Design ALU, start of the top module:
module ALU(
  input         clock,
                reset,
                io_flush_valid,
                io_FU_input_valid,
  input  [6:0]  io_FU_input_bits_decoded_instruction_PRD,
  input         io_FU_input_bits_decoded_instruction_RD_valid,
  input  [20:0] io_FU_input_bits_decoded_instruction_IMM,
  input  [2:0]  io_FU_input_bits_decoded_instruction_FUNCT3,
  input  [1:0]  io_FU_input_bits_decoded_instruction_packet_index,
  input  [5:0]  io_FU_input_bits_decoded_instruction_ROB_index,
  input  [3:0]  io_FU_input_bits_decoded_instruction_MOB_index,
  input  [4:0]  io_FU_input_bits_decoded_instruction_instructionType,
  input         io_FU_input_bits_decoded_instruction_needs_ALU,
                io_FU_input_bits_decoded_instruction_needs_branch_unit,
                io_FU_input_bits_decoded_instruction_SUBTRACT,
                io_FU_input_bits_decoded_instruction_MULTIPLY,
                io_FU_input_bits_decoded_instruction_FENCE,
                io_FU_input_bits_decoded_instruction_IS_IMM,
  input  [31:0] io_FU_input_bits_RS1_data,
                io_FU_input_bits_RS2_data,
                io_FU_input_bits_fetch_PC,
  output        io_FU_output_valid,
  output [6:0]  io_FU_output_bits_PRD,
  output [31:0] io_FU_output_bits_RD_data,
  output        io_FU_output_bits_RD_valid,
  output [31:0] io_FU_output_bits_fetch_PC,
  output [3:0]  io_FU_output_bits_MOB_index,
  output [5:0]  io_FU_output_bits_ROB_index,
  output [1:0]  io_FU_output_bits_fetch_packet_index
);
Size: ~2200 cells after synthesis, about 85 flip-flops.
clock: 1.98 ns
lec_check: 0
abc_area: 1
cap_margin: 20
core_margin: 2
core_utilization: 72
cts_cluster_size: 96
gpl_routability_driven: 0
place_density: 0.38
setup_slack_margin: 0.49
slew_margin: 20
tns_end_percent: 10
run.sh (not shown) runs the stock make flow with config.mk's settings and CLKGATE_MAP_FILE=.
The first run never finished: it broke off in 3_3_place_gp on GPL-0301.
==> next run, changes <==
- ABC_AREA: 1 -> default
- CORE_UTILIZATION: 72 -> 58
- CTS_CLUSTER_SIZE: 96 -> default
- GPL_ROUTABILITY_DRIVEN: 0 -> default
- HOLD_SLACK_MARGIN: default -> -0.08
- PLACE_DENSITY: 0.38 -> default
- SETUP_SLACK_MARGIN: 0.49 -> default
- TNS_END_PERCENT: 10 -> 75
- clock period: 1.98 -> 4.7 ns (I/O delays scaled with it)
Result: With this change the flow finished clean; synthesized area went down by a little under a tenth; synthesized cell count went down by a quarter to a third; die area went up by roughly a tenth.
==> next run, changes <==
- CORE_UTILIZATION: 58 -> 40
- HOLD_SLACK_MARGIN: -0.08 -> default
- TNS_END_PERCENT: 75 -> default
- clock period: 4.7 -> 5.5 ns (I/O delays scaled with it)
=> Via count goes down by 6.6%; flip-flop count stays the same; routed wire length goes up by 11%; clock power goes down by 12%; area after synthesis stays the same; power goes down by 16%; sequential power goes down by 14%.


ALU again, from the RTL that the note above started with.
Design ALU, start of the top module:
module ALU(
  input         clock,
                reset,
                io_flush_valid,
                io_FU_input_valid,
  input  [6:0]  io_FU_input_bits_decoded_instruction_PRD,
  input         io_FU_input_bits_decoded_instruction_RD_valid,
  input  [20:0] io_FU_input_bits_decoded_instruction_IMM,
  input  [2:0]  io_FU_input_bits_decoded_instruction_FUNCT3,
  input  [1:0]  io_FU_input_bits_decoded_instruction_packet_index,
  input  [5:0]  io_FU_input_bits_decoded_instruction_ROB_index,
  input  [3:0]  io_FU_input_bits_decoded_instruction_MOB_index,
  input  [4:0]  io_FU_input_bits_decoded_instruction_instructionType,
  input         io_FU_input_bits_decoded_instruction_needs_ALU,
                io_FU_input_bits_decoded_instruction_needs_branch_unit,
                io_FU_input_bits_decoded_instruction_SUBTRACT,
                io_FU_input_bits_decoded_instruction_MULTIPLY,
                io_FU_input_bits_decoded_instruction_FENCE,
                io_FU_input_bits_decoded_instruction_IS_IMM,
  input  [31:0] io_FU_input_bits_RS1_data,
                io_FU_input_bits_RS2_data,
                io_FU_input_bits_fetch_PC,
  output        io_FU_output_valid,
  output [6:0]  io_FU_output_bits_PRD,
  output [31:0] io_FU_output_bits_RD_data,
  output        io_FU_output_bits_RD_valid,
  output [31:0] io_FU_output_bits_fetch_PC,
  output [3:0]  io_FU_output_bits_MOB_index,
  output [5:0]  io_FU_output_bits_ROB_index,
  output [1:0]  io_FU_output_bits_fetch_packet_index
);
export LEC_CHECK = 0
export CAP_MARGIN = 20
export CORE_MARGIN = 2
export CORE_UTILIZATION = 43
export CTS_CLUSTER_SIZE = 84
export GPL_ROUTABILITY_DRIVEN = 0
export GPL_TIMING_DRIVEN = 1
export MIN_ROUTING_LAYER = met1
export PLACE_DENSITY_LB_ADDON = 0.01
export SETUP_SLACK_MARGIN = -0.07
export SLEW_MARGIN = 15
export TNS_END_PERCENT = 35
create_clock -name core_clock -period 7.71 [get_ports {clock}]
The starting point finished with timing, DRC and antenna clean.
Change:
- CORE_UTILIZATION: 43 -> 51
- PLACE_DENSITY: not set -> 0.44
- PLACE_DENSITY_LB_ADDON: 0.01 -> not set
- clock period: 7.71 -> 3.05 ns (I/O delays scaled with it)
The changed run aborted during 5_1_grt with GRT-0232.
Area after synthesis stays the same.
Synthesized cell count stays the same.
Die size decreases by 15%.
Change:
- CORE_UTILIZATION: 51 -> 44
- PLACE_DENSITY: 0.44 -> not set
- PLACE_DENSITY_LB_ADDON: not set -> 0.01
- SETUP_SLACK_MARGIN: -0.07 -> 0.87
=> The new run reached the layout checks and failed them: setup timing. Synthesized cell count is unchanged. Die size climbs by about 15%. Area after synthesis stays the same.
Change:
- CORE_ASPECT_RATIO: not set -> 1.54
- CORE_UTILIZATION: 44 -> 48
- CTS_CLUSTER_DIAMETER: not set -> 245
- CTS_CLUSTER_SIZE: 84 -> 98
- PLACE_DENSITY: not set -> 0.43
- PLACE_DENSITY_LB_ADDON: 0.01 -> not set
- SETUP_SLACK_MARGIN: 0.87 -> -0.07
- clock period: 3.05 -> 7.71 ns (I/O delays scaled with it)
After rerunning: The changed run produced a clean layout. Final area falls by 28%. Routed wire length is lower by 18%. Count of clock-buffer cells in the layout stays the same. Clock power drops by 65%.
No activity file was given, so power comes from the tool's default toggle rates.
